==> flow/design.v <==
module adder_floating_point(
							input logic signed [31:0]  operand_normalized_ieee_a , operand_normalized_ieee_b , 
							output logic signed [31:0]  final_sum , 
							output logic zero ,
							output logic overflow ,
							output logic underflow ,
							input logic op 
							);
logic carrynan;
logic signed [24:0]  fraction_a , fraction_b ; 
logic signed [24:0] sum ; 
logic [7:0] exponent_a , exponent_b , positive_difference , biggest_exponent;
logic signB;
always_comb
	begin
	sum = 0;
	carrynan = 0;
	overflow = 0;
	underflow = 0;
	signB=op^operand_normalized_ieee_b[31];
		fraction_a [22:0] = operand_normalized_ieee_a [22:0] ;
		fraction_a[23] = 1 ;
		fraction_a[24] = 0 ;
		exponent_a = operand_normalized_ieee_a [30:23] ;
		fraction_b [22:0] = operand_normalized_ieee_b [22:0] ;
		fraction_b[23] = 1 ;
		fraction_b[24] = 0 ;
		exponent_b = operand_normalized_ieee_b [30:23] ;
	if(exponent_a >= exponent_b)
		begin	
			positive_difference = exponent_a - exponent_b;
			fraction_b >>>= positive_difference ;
			biggest_exponent = exponent_a ; 
		end
	else 
		begin
			positive_difference = exponent_b - exponent_a;
			fraction_a>>>= positive_difference ;
			biggest_exponent = exponent_b;
		end
		if (&exponent_a & ~&exponent_b)
			final_sum = operand_normalized_ieee_a ;
		else if (&exponent_b & ~&exponent_a)
			begin	
			final_sum[30:0] = operand_normalized_ieee_b[30:0] ;
			final_sum[31] = signB ;
			end
		else if (&exponent_a & &exponent_b )
			begin
					if (operand_normalized_ieee_a[31] != signB)
							final_sum = 32'b01111111100000000000000000000001 ;
						else 
							begin
								{carrynan,final_sum[22:0]} = fraction_a + fraction_b ;
								final_sum[31] = operand_normalized_ieee_a[31];
								final_sum [30:23] = biggest_exponent ;
								if(carrynan)
									final_sum = 32'b01111111100000000000000000000001 ;
							end
			end
		else if ((operand_normalized_ieee_a==0)&(operand_normalized_ieee_b==0))
						final_sum = 32'b0;
		else if ((~&exponent_a & ~&exponent_b) & (operand_normalized_ieee_a[22:0] == operand_normalized_ieee_b[22:0]) & (operand_normalized_ieee_a[31] != signB) & (exponent_a == exponent_b) )
						final_sum = 32'b0;
			else
				begin
if(operand_normalized_ieee_a[31]==signB)
begin
		sum = fraction_a + fraction_b;	
		final_sum[31]=operand_normalized_ieee_a[31];
		if (sum[24] == 1 )
		begin
			biggest_exponent= biggest_exponent + 1 ;
			sum=sum>>1;
end					
end
else
if (exponent_a > exponent_b)
begin
			sum = fraction_a - fraction_b;	
      final_sum[31]=operand_normalized_ieee_a[31];
end
else if (exponent_a < exponent_b)
  begin
		sum = fraction_b - fraction_a;	
final_sum[31]=signB;
end
else if (fraction_a>=fraction_b)
  begin
		sum=fraction_a - fraction_b;
    final_sum[31]=operand_normalized_ieee_a[31];
end
else
  begin
		sum=fraction_b - fraction_a;
	final_sum[31]=signB;
	end
        if (sum[23]==0)
        for(int i =0 ; i<=23;i=i+1)	
        begin
          if(sum[23]==0)
          begin
            if (biggest_exponent>=1) 
            begin	
            biggest_exponent=biggest_exponent-1;
            sum=sum<<1;
            end
          end
        end
 if (sum[24] == 1 )
		begin
			biggest_exponent= biggest_exponent + 1 ;
			sum=sum>>1;
			end     
final_sum[30:23]=biggest_exponent;
final_sum[22:0]=sum[22:0];
		end
if (biggest_exponent == 0)
			begin
			underflow = 1 ; 
			end
else if (biggest_exponent > 8'd254)
			begin
			overflow = 1 ;
			end
zero = (~|final_sum);
end
endmodule
module fp_adder_top (
    input  logic        clk,
    input  logic        rst,
    input  logic        start,
    input  logic [31:0] operand_normalized_ieee_a,
    input  logic [31:0] operand_normalized_ieee_b,
    input  logic        op,
    output logic [31:0] final_sum,
    output logic        finish,
    output logic        zero,
    output logic        overflow,
    output logic        underflow
);
  logic [31:0] a_q, b_q;
  logic        op_q, valid_q;
  logic [31:0] sum_d;
  logic        zero_d, overflow_d, underflow_d;
  always_ff @(posedge clk) begin
    a_q  <= operand_normalized_ieee_a;
    b_q  <= operand_normalized_ieee_b;
    op_q <= op;
    if (rst) valid_q <= 1'b0;
    else     valid_q <= start;
  end
  adder_floating_point u_add (
      .operand_normalized_ieee_a(a_q),
      .operand_normalized_ieee_b(b_q),
      .final_sum(sum_d),
      .zero(zero_d),
      .overflow(overflow_d),
      .underflow(underflow_d),
      .op(op_q)
  );
  always_ff @(posedge clk) begin
    final_sum <= sum_d;
    zero      <= zero_d;
    overflow  <= overflow_d;
    underflow <= underflow_d;
    if (rst) finish <= 1'b0;
    else     finish <= valid_q;
  end
endmodule
export LEC_CHECK = 0
export CAP_MARGIN = 20
export CORE_MARGIN = 2
export CORE_UTILIZATION = 72
export CTS_CLUSTER_DIAMETER = 358
export CTS_CLUSTER_SIZE = 14
export HOLD_SLACK_MARGIN = -0.08
export PLACE_DENSITY_LB_ADDON = 0.29
export SETUP_SLACK_MARGIN = -1.6
export SLEW_MARGIN = 20
export TNS_END_PERCENT = 30
create_clock -name core_clock -period 21.4 [get_ports {clk}]
run.sh (not shown) runs the stock make flow with config.mk's settings and CLKGATE_MAP_FILE=.
The starting point stopped in detailed placement.
==> next run, changes <==
- CORE_UTILIZATION: 72 -> 69
- CTS_CLUSTER_DIAMETER: 358 -> 166
- CTS_CLUSTER_SIZE: 14 -> 96
- HOLD_SLACK_MARGIN: -0.08 -> unset
- PLACE_DENSITY: unset -> 0.37
- PLACE_DENSITY_LB_ADDON: 0.29 -> unset
- SETUP_SLACK_MARGIN: -1.6 -> unset
- TNS_END_PERCENT: 30 -> 10
- clock period: 21.4 -> 41.9 ns (I/O delays scaled with it)
Outcome:
- The new run produced a clean layout
- synthesized cell count stays the same
- area after synthesis stays the same
- die area is higher by 4.3%
==> next run, changes <==
- CORE_UTILIZATION: 69 -> 72
- CTS_CLUSTER_DIAMETER: 166 -> 358
- CTS_CLUSTER_SIZE: 96 -> 31
- PLACE_DENSITY: 0.37 -> unset
- PLACE_DENSITY_LB_ADDON: unset -> 0.29
- SETUP_SLACK_MARGIN: unset -> -1.6
- TNS_END_PERCENT: 10 -> 30
- clock period: 41.9 -> 21.4 ns (I/O delays scaled with it)
This time the run stopped in detailed placement on DPL-0038.
Synthesized area does not change.
Die size came out lower by a few percent.
Synthesized cell count stays the same.
==> next run, changes <==
- ABC_AREA: unset -> 1
- CORE_UTILIZATION: 72 -> 68
- CTS_CLUSTER_DIAMETER: 358 -> 225
- CTS_CLUSTER_SIZE: 31 -> 73
- MAX_ROUTING_LAYER: unset -> met4
- PLACE_DENSITY_LB_ADDON: 0.29 -> unset
- SETUP_SLACK_MARGIN: -1.6 -> -2.0
- TNS_END_PERCENT: 30 -> unset
- clock period: 21.4 -> 34.8 ns (I/O delays scaled with it)
=> Now the flow finished with timing, DRC and antenna clean. Die size falls by 6.6%. Area after synthesis falls by about 12%. Synthesized cell count rises by 19%.
